// main_sync
module main_sync(clk, rst, ld_we, ld_addr, ld_data, start, a_addr, b_addr, c_addr,
		count, ready, done, result, rd_addr, rd_data);
export LEC_CHECK = 0
export CAP_MARGIN = 20
export CORE_MARGIN = 2
export CORE_UTILIZATION = 72
export CTS_CLUSTER_SIZE = 27
export PLACE_DENSITY_LB_ADDON = 0.26
export SETUP_SLACK_MARGIN = 1.35
export SLEW_MARGIN = 20
create_clock -name core_clock -period 4.92 [get_ports {clk}]
run.sh (not shown) runs the stock make flow with config.mk's settings and CLKGATE_MAP_FILE=.
The starting point completed and failed the layout checks on negative setup slack.
Change:
--- a/flow/config.mk
+++ b/flow/config.mk
@@ -8,7 +8,5 @@
 export CAP_MARGIN = 20
 export CORE_MARGIN = 2
-export CORE_UTILIZATION = 72
-export CTS_CLUSTER_SIZE = 27
-export PLACE_DENSITY_LB_ADDON = 0.26
-export SETUP_SLACK_MARGIN = 1.35
+export CORE_UTILIZATION = 61
+export SETUP_SLACK_MARGIN = 0.23
 export SLEW_MARGIN = 20
==> flow/constraint.sdc (replaced) <==
create_clock -name core_clock -period 5.98 [get_ports {clk}]
set_input_delay 1.1960 -clock core_clock [delete_from_list [all_inputs] [get_ports {clk}]]
set_output_delay 1.1960 -clock core_clock [all_outputs]
set_load 0.01 [all_outputs]
Effect: The changed run finished but fails on negative setup slack; critical path depth does not change; total power went down by 17%; final area goes down by about 0.7%; global-route usage went down by 12 points; clock power came out lower by 11%; wire length is lower by about 10%.

== job 7963 ==
main_sync again, from the RTL that the note above started with.
==> flow/config.mk <==
export PLATFORM = sky130hd
export DESIGN_NAME = main_sync
export DESIGN_NICKNAME = main_sync
export VERILOG_FILES = /design/flow/design.v
export SDC_FILE = /design/flow/constraint.sdc
export NUM_CORES = 4
export LEC_CHECK = 0
export CAP_MARGIN = 20
export CORE_MARGIN = 2
export CORE_UTILIZATION = 72
export CTS_CLUSTER_SIZE = 35
export PLACE_DENSITY_LB_ADDON = 0.26
export SLEW_MARGIN = 20
==> flow/constraint.sdc <==
create_clock -name core_clock -period 4.92 [get_ports {clk}]
set_input_delay 0.9840 -clock core_clock [delete_from_list [all_inputs] [get_ports {clk}]]
set_output_delay 0.9840 -clock core_clock [all_outputs]
set_load 0.01 [all_outputs]
Job 7963 finished every stage; the final checks, however, were not passed, the failures being setup timing.
Input-level comparison between job 3081 and job 7963:
# job 7963
export LEC_CHECK = 0
export CAP_MARGIN = 20
export CORE_MARGIN = 2
export CORE_UTILIZATION = 72
export CTS_CLUSTER_SIZE = 35
export PLACE_DENSITY_LB_ADDON = 0.26
export SLEW_MARGIN = 20
create_clock -name core_clock -period 4.92 [get_ports {clk}]
# job 3081
export LEC_CHECK = 0
export CAP_MARGIN = 20
export CORE_MARGIN = 2
export CORE_UTILIZATION = 40
export GPL_ROUTABILITY_DRIVEN = 0
export HOLD_SLACK_MARGIN = 0.15
export SLEW_MARGIN = 20
create_clock -name core_clock -period 5.97 [get_ports {clk}]
Job 3081 completed end to end; final checks failed (setup timing). Between job 7963 and job 3081, H-tree depth increased. Summary of job 3081 over job 7963: clock power lost about 6.4%, first-pass GRT wire length lost 20000 um.
Changes in job 3287 relative to job 3081:
# job 3081
export LEC_CHECK = 0
export CAP_MARGIN = 20
export CORE_MARGIN = 2
export CORE_UTILIZATION = 40
export GPL_ROUTABILITY_DRIVEN = 0
export HOLD_SLACK_MARGIN = 0.15
export SLEW_MARGIN = 20
create_clock -name core_clock -period 5.97 [get_ports {clk}]
# job 3287
export LEC_CHECK = 0
export CAP_MARGIN = 20
export CORE_MARGIN = 2
export CORE_UTILIZATION = 72
export CTS_CLUSTER_SIZE = 40
export PLACE_DENSITY_LB_ADDON = 0.25
export SETUP_SLACK_MARGIN = 1.43
export SLEW_MARGIN = 20
export TNS_END_PERCENT = 5
create_clock -name core_clock -period 4.87 [get_ports {clk}]
Notes after the runs:
Job 3081 had finished all stages when the layout checks came back failing, citing setup timing.
Although it ran to completion, job 3287 produced a layout that fails the final checks because of setup timing.
Compared with job 3081, die area in job 3287 decreased by more than a quarter.
Fmax, job 3081 and job 3287, lower one = job 3287.
Job 3287 vs. job 3081: max-capacitance violation count shows no meaningful change; post-detailed-placement cell area shows a reduction of 1.6%; cell count shows a reduction of 665; max-slew headroom at the worst pin shows a reduction of 6.7 points.
For job 179, these inputs were changed with respect to job 3287:
# job 3287
export LEC_CHECK = 0
export CAP_MARGIN = 20
export CORE_MARGIN = 2
export CORE_UTILIZATION = 72
export CTS_CLUSTER_SIZE = 40
export PLACE_DENSITY_LB_ADDON = 0.25
export SETUP_SLACK_MARGIN = 1.43
export SLEW_MARGIN = 20
export TNS_END_PERCENT = 5
create_clock -name core_clock -period 4.87 [get_ports {clk}]
# job 179
export LEC_CHECK = 0
export CAP_MARGIN = 20
export CORE_MARGIN = 2
export CORE_UTILIZATION = 40
export CTS_CLUSTER_DIAMETER = 271
export SETUP_SLACK_MARGIN = -0.27
export SLEW_MARGIN = 20
create_clock -name core_clock -period 10.0 [get_ports {clk}]
Results
- Although job 3287 finished all stages, its layout failed final checks on setup timing.
- Job 179 closes out successfully: all stages finished, all timing, DRC and antenna checks passed.
- Summary: with job 3287 as the reference, instance area after placement in job 179 moved down by a few percent.
- Job 3287 ended up with sky130_fd_sc_hd__fa_1 as its cell at the slowest stage of the critical path; job 179 ended up with sky130_fd_sc_hd__mux2_2.
- Looking at destination of the critical timing path, the reg_C[29]$_SDFFE_PP0N_ result is from job 3287; the reg_C[30]$_SDFFE_PP0N_ one comes from job 179.
- Comparing job 3287 and job 179, the lower clock network fraction of design power was measured on job 3287.
- Job 179 vs. job 3287: highest clock frequency the design can meet went down by about 11%; met2 demand-to-capacity share in global routing went down by 34 points; clock-buffer cell count went up by 3.
- From job 3287 to job 179 the numbers moved as follows: via count of the first global-routing pass lost 6059, fraction of met1 tracks used by global routing lost 25 points.
### job 179 -> job 6775
# job 179
export LEC_CHECK = 0
export CAP_MARGIN = 20
export CORE_MARGIN = 2
export CORE_UTILIZATION = 40
export CTS_CLUSTER_DIAMETER = 271
export SETUP_SLACK_MARGIN = -0.27
export SLEW_MARGIN = 20
create_clock -name core_clock -period 10.0 [get_ports {clk}]
# job 6775
export LEC_CHECK = 0
export CAP_MARGIN = 20
export CORE_MARGIN = 2
export CORE_UTILIZATION = 72
export CTS_CLUSTER_SIZE = 23
export PLACE_DENSITY_LB_ADDON = 0.26
export SETUP_SLACK_MARGIN = -0.38
export SLEW_MARGIN = 20
create_clock -name core_clock -period 4.91 [get_ports {clk}]
==> comparison <==
- Comparing job 179 and job 6775, the higher die boundary height was measured on job 179.
- As of job 6775, clock-buffer cell count had fallen by a few percent compared to job 179.
- Job 6775 against job 179: shortest period the worst path allows dropped 0.86 ns, final core utilization went up, clock-pin slew on the worst setup and hold paths was more or less identical.
- Job 6775 vs. job 179: number of iterations in the first detailed-routing pass went up by 6.
- Of job 179 and job 6775, the run reporting the higher relative area change from synthesis to final layout was job 6775.
- Status for job 179 and job 6775: clean finish in job 179 only
- NOTE: achievable clock frequency in job 6775 exceeds that of job 179
- From job 179 to job 6775 the numbers moved as follows: total number of H-tree levels went down; non-clock buffer count went up 130%; post-route cell area increased by about 4.3% relative to the old numbers.
Power is estimated from default activity; no workload was simulated.
